==> flow/design.v (excerpt) <==
module module_mini_cpu(
    input clk,               
    input rst,               
    input power,             
    input send,              
    input [17:0] switches,   
    output wire [7:0] data,  
    output wire rs,          
    output wire rw,          
    output wire en,          
    output wire lcd_on,      
    output wire lcd_blon     
);
For scale: roughly 4100 cells after synthesis, roughly 430 flip-flops, ~35 I/O pins.
==> flow/config.mk <==
export PLATFORM = sky130hd
export DESIGN_NAME = module_mini_cpu
export DESIGN_NICKNAME = module_mini_cpu
export VERILOG_FILES = /design/flow/design.v
export SDC_FILE = /design/flow/constraint.sdc
export NUM_CORES = 4
export LEC_CHECK = 0
export CAP_MARGIN = 20
export CORE_MARGIN = 2
export CORE_UTILIZATION = 40
export PLACE_DENSITY = 0.6
export SETUP_SLACK_MARGIN = 1.98
export SLEW_MARGIN = 20
==> flow/constraint.sdc <==
create_clock -name core_clock -period 18.2 [get_ports {clk}]
set_input_delay 3.6400 -clock core_clock [delete_from_list [all_inputs] [get_ports {clk}]]
set_output_delay 3.6400 -clock core_clock [all_outputs]
set_load 0.01 [all_outputs]
run.sh (not shown) runs the stock make flow with config.mk's settings and CLKGATE_MAP_FILE=.
The baseline ran to the end with no violations.
Then changed:
--- a/flow/config.mk
+++ b/flow/config.mk
@@ -7,7 +7,9 @@
 export LEC_CHECK = 0
+export ABC_AREA = 1
 export CAP_MARGIN = 20
 export CORE_MARGIN = 2
-export CORE_UTILIZATION = 40
+export CORE_UTILIZATION = 68
+export CTS_CLUSTER_SIZE = 99
 export PLACE_DENSITY = 0.6
-export SETUP_SLACK_MARGIN = 1.98
+export SETUP_SLACK_MARGIN = 0.63
 export SLEW_MARGIN = 20
==> flow/constraint.sdc (replaced) <==
create_clock -name core_clock -period 5.48 [get_ports {clk}]
set_input_delay 1.0960 -clock core_clock [delete_from_list [all_inputs] [get_ports {clk}]]
set_output_delay 1.0960 -clock core_clock [all_outputs]
set_load 0.01 [all_outputs]
Effect:
- This time the run failed in 5_1_grt, error GRT-0232
- synthesized area fell by 2.5%
- die size fell by about 40%
- synthesized cell count rose by about 24%
Then changed:
--- a/flow/config.mk
+++ b/flow/config.mk
@@ -7,9 +7,7 @@
 export LEC_CHECK = 0
-export ABC_AREA = 1
 export CAP_MARGIN = 20
 export CORE_MARGIN = 2
-export CORE_UTILIZATION = 68
-export CTS_CLUSTER_SIZE = 99
+export CORE_UTILIZATION = 65
+export CTS_CLUSTER_DIAMETER = 268
 export PLACE_DENSITY = 0.6
-export SETUP_SLACK_MARGIN = 0.63
 export SLEW_MARGIN = 20
==> flow/constraint.sdc (replaced) <==
create_clock -name core_clock -period 13.2 [get_ports {clk}]
set_input_delay 2.6400 -clock core_clock [delete_from_list [all_inputs] [get_ports {clk}]]
set_output_delay 2.6400 -clock core_clock [all_outputs]
set_load 0.01 [all_outputs]
Outcome:
- The changed run ran to the end with violations: setup timing
- die area goes up by 7.2%
- synthesized area goes up by 2.6%
- synthesized cell count shrinks by 19%
Then changed:
--- a/flow/config.mk
+++ b/flow/config.mk
@@ -7,6 +7,8 @@
 export LEC_CHECK = 0
+export ABC_AREA = 1
 export CAP_MARGIN = 20
 export CORE_MARGIN = 2
-export CORE_UTILIZATION = 65
+export CORE_UTILIZATION = 71
 export CTS_CLUSTER_DIAMETER = 268
+export CTS_CLUSTER_SIZE = 15
 export PLACE_DENSITY = 0.6
==> flow/constraint.sdc (replaced) <==
create_clock -name core_clock -period 10.1 [get_ports {clk}]
set_input_delay 2.0200 -clock core_clock [delete_from_list [all_inputs] [get_ports {clk}]]
set_output_delay 2.0200 -clock core_clock [all_outputs]
set_load 0.01 [all_outputs]
This time the run never finished: it broke off in 5_1_grt with GRT-0232.
Die size decreases by 11%.
Synthesized area decreases by 2.5%.
Synthesized cell count increases by 24%.

========
## exp/sierra
module_mini_cpu again, from the RTL that the note above started with.
Settings: LEC_CHECK=0, CAP_MARGIN=20, CELL_PAD_IN_SITES_DETAIL_PLACEMENT=2, CORE_MARGIN=2, CORE_UTILIZATION=47, CTS_CLUSTER_SIZE=26, MAX_ROUTING_LAYER=met4, MIN_ROUTING_LAYER=met2, PLACE_DENSITY=0.67, SLEW_MARGIN=20; clock period 30.2 ns.
Tool error GRT-0116 stopped exp/sierra during global routing; no final results.
The inputs of exp/lagoon differ from those of exp/sierra as listed below.
Settings: a deleted CELL_PAD_IN_SITES_DETAIL_PLACEMENT that had been 2; a deleted MAX_ROUTING_LAYER that had been met4; a change of PLACE_DENSITY from 0.67 to 0.6; a deleted MIN_ROUTING_LAYER that had been met2; a deleted CTS_CLUSTER_SIZE that had been 26; an added CTS_CLUSTER_DIAMETER of 298; a change of CORE_UTILIZATION from 47 to 65; a change of the clock period (ns, I/O delays scaled along) from 30.2 to 13.2.
Notes after the runs:
For the area after detailed placement, exp/lagoon came in 1.9% higher than exp/sierra did. Relative to exp/sierra, the core outline area of exp/lagoon is lower by 0.023 mm2. No crash in exp/lagoon: every stage finished, but the layout fails its final checks due to setup timing. Reported for exp/sierra and exp/lagoon, count of hold-fix buffers inserted at cts turned out identical to the last digit. Relative to exp/sierra, die span in x decreased by 15% in exp/lagoon. From exp/sierra to exp/lagoon the numbers moved as follows: TritonCTS buffer count went down, die size decreased by about 27% relative to the old numbers, post-placement cell count moved down, share of the core filled by cells before placement went up by 18 points.
### exp/lagoon -> exp/nickel
Settings: a deleted CTS_CLUSTER_DIAMETER that had been 298; an added SETUP_SLACK_MARGIN of 3.21; a deleted PLACE_DENSITY that had been 0.6; a change of CORE_UTILIZATION from 65 to 66; a change of the clock period (ns, I/O delays scaled along) from 13.2 to 12.9.
--- outcome ---
- Per the comparison of exp/nickel with exp/lagoon, cell area increased 6.7%; worst-case reg-to-reg path depth decreased about 2.6%.
- Lower stage delay of the slowest cell on the critical path among exp/lagoon and exp/nickel: exp/lagoon
- In the route summary, exp/nickel ends up with a via count exceeding that of exp/lagoon.
- exp/lagoon vs exp/nickel, cell at the slowest stage of the critical path: sky130_fd_sc_hd__mux4_2 vs sky130_fd_sc_hd__and3_1
- The final report for exp/nickel shows a completed flow and a layout that fails verification, specifically setup timing.
- In exp/nickel relative to exp/lagoon, final-stage net count had gone up by a few percent.
- exp/nickel against exp/lagoon; number of global-route vias before repair is up by a few percent.
- Power density over the cells in exp/nickel is 14 mW/mm2 above exp/lagoon.
- Per the comparison of exp/nickel with exp/lagoon, setup TNS fell by 4.46 ns, number of gates on the worst path with buffers counted saw a decrease, leakage component of the power +1.4 nW, clock share of power dropped 1.5 points.
Power figures rest on the tool's default switching activity, not on a simulated workload.
